==> maple: inputs <==
==> flow/design.v (excerpt) <==
module DotProduct(  
  input         clock,  
  input  [7:0]  io_a_0,
  input  [7:0]  io_a_1,
  input  [7:0]  io_a_2,
  input  [7:0]  io_a_3,
  input  [7:0]  io_a_4,
  input  [7:0]  io_a_5,
  input  [7:0]  io_a_6,
  input  [7:0]  io_a_7,
  input  [7:0]  io_a_8,
  input  [7:0]  io_a_9,
  input  [7:0]  io_a_10,
  input  [7:0]  io_a_11,
  input  [7:0]  io_a_12,
  input  [7:0]  io_a_13,
  input  [7:0]  io_a_14,
  input  [7:0]  io_a_15,
  input  [7:0]  io_b_0,  
  input  [7:0]  io_b_1,  
  input  [7:0]  io_b_2,  
  input  [7:0]  io_b_3,  
  input  [7:0]  io_b_4,  
  input  [7:0]  io_b_5,  
  input  [7:0]  io_b_6,  
  input  [7:0]  io_b_7,  
  input  [7:0]  io_b_8,  
  input  [7:0]  io_b_9,  
  input  [7:0]  io_b_10,  
  input  [7:0]  io_b_11,  
  input  [7:0]  io_b_12,  
  input  [7:0]  io_b_13,  
  input  [7:0]  io_b_14,  
  input  [7:0]  io_b_15,  
  output [20:0] io_y  
);
clock: 1.25 ns
lec_check: 0
abc_area: 1
cap_margin: 20
core_aspect_ratio: 0.5
core_margin: 2
core_utilization: 72
cts_cluster_diameter: 261
cts_cluster_size: 99
hold_slack_margin: 0.29
place_density: 0.39
slew_margin: 20
tns_end_percent: 5
run.sh (not shown) runs the stock make flow with config.mk's settings and CLKGATE_MAP_FILE=.
==> xenon: changes against maple <==
Settings changed: ABC_AREA 1 to default, CAP_MARGIN 20 to 30, CORE_ASPECT_RATIO 0.5 to default, CTS_CLUSTER_DIAMETER 261 to 381, CTS_CLUSTER_SIZE 99 to default, HOLD_SLACK_MARGIN 0.29 to default, MAX_ROUTING_LAYER from default to met4, PLACE_DENSITY 0.39 to default, TNS_END_PERCENT 5 to default.
==> flow/constraint.sdc (replaced) <==
create_clock -name core_clock -period 3.79 [get_ports {clock}]
set_input_delay 0.7580 -clock core_clock [delete_from_list [all_inputs] [get_ports {clock}]]
set_output_delay 0.7580 -clock core_clock [all_outputs]
set_load 0.01 [all_outputs]
==> comparison <==
Of xenon and maple, maple has the higher synthesized area (gap 9.2%, measured against maple). Against maple, the synthesized cell count of xenon is lower by 29%. xenon finished with setup timing left. maple ended with an error in 5_1_grt, error GRT-0232. In xenon the die size is lower than in maple, by 9.2%.
==> figures <==
Die footprint: maple 0.104 mm²; xenon 0.0946 mm²
Mapped cell area: maple 0.0731 mm²; xenon 0.0663 mm²
Core region area: maple 0.100 mm²; xenon 0.0915 mm²
CTS-repair resized insts: maple 527; xenon 654
Number of cells in Yosys stat: maple 9,707; xenon 6,888
Area share of the leading cell type in the synthesized netlist: maple 24.5%; xenon 27.0%
Row count: maple 82; xenon 111
Status: maple stopped before the end; xenon complete, but fails checks
Stage where the flow stopped: maple 5_1_grt; xenon -
Violated checks: maple -; xenon setup timing
Synth Area in XOR/XNOR: maple 3.44%; xenon 5.41%
Placed cell count: maple 12,100; xenon 8,968
Cell count after synthesis: maple 9,707; xenon 6,888
Area fraction in and, or, nand and nor cells after synthesis: maple 19.4%; xenon 14.4%
GP Congestion: maple 0.927; xenon 0.930
Multiplexer share of the synthesized area: maple 0%; xenon 0.389%
Post-CTS Setup Bufs: maple 23; xenon 83
Detailed-placement wirelength estimate: maple 146,000 µm; xenon 119,000 µm
Die boundary width: maple 454 µm; xenon 308 µm
Yosys aoi share: maple 4.70%; xenon 8.13%
Sequential share of the synthesized area: maple 20.8%; xenon 22.9%
Post-placement setup slack: maple -2.79 ns; xenon -0.412 ns
Hold-fix buffer count after cts: maple 256; xenon 0
Post-place instance area: maple 0.0853 mm²; xenon 0.0762 mm²
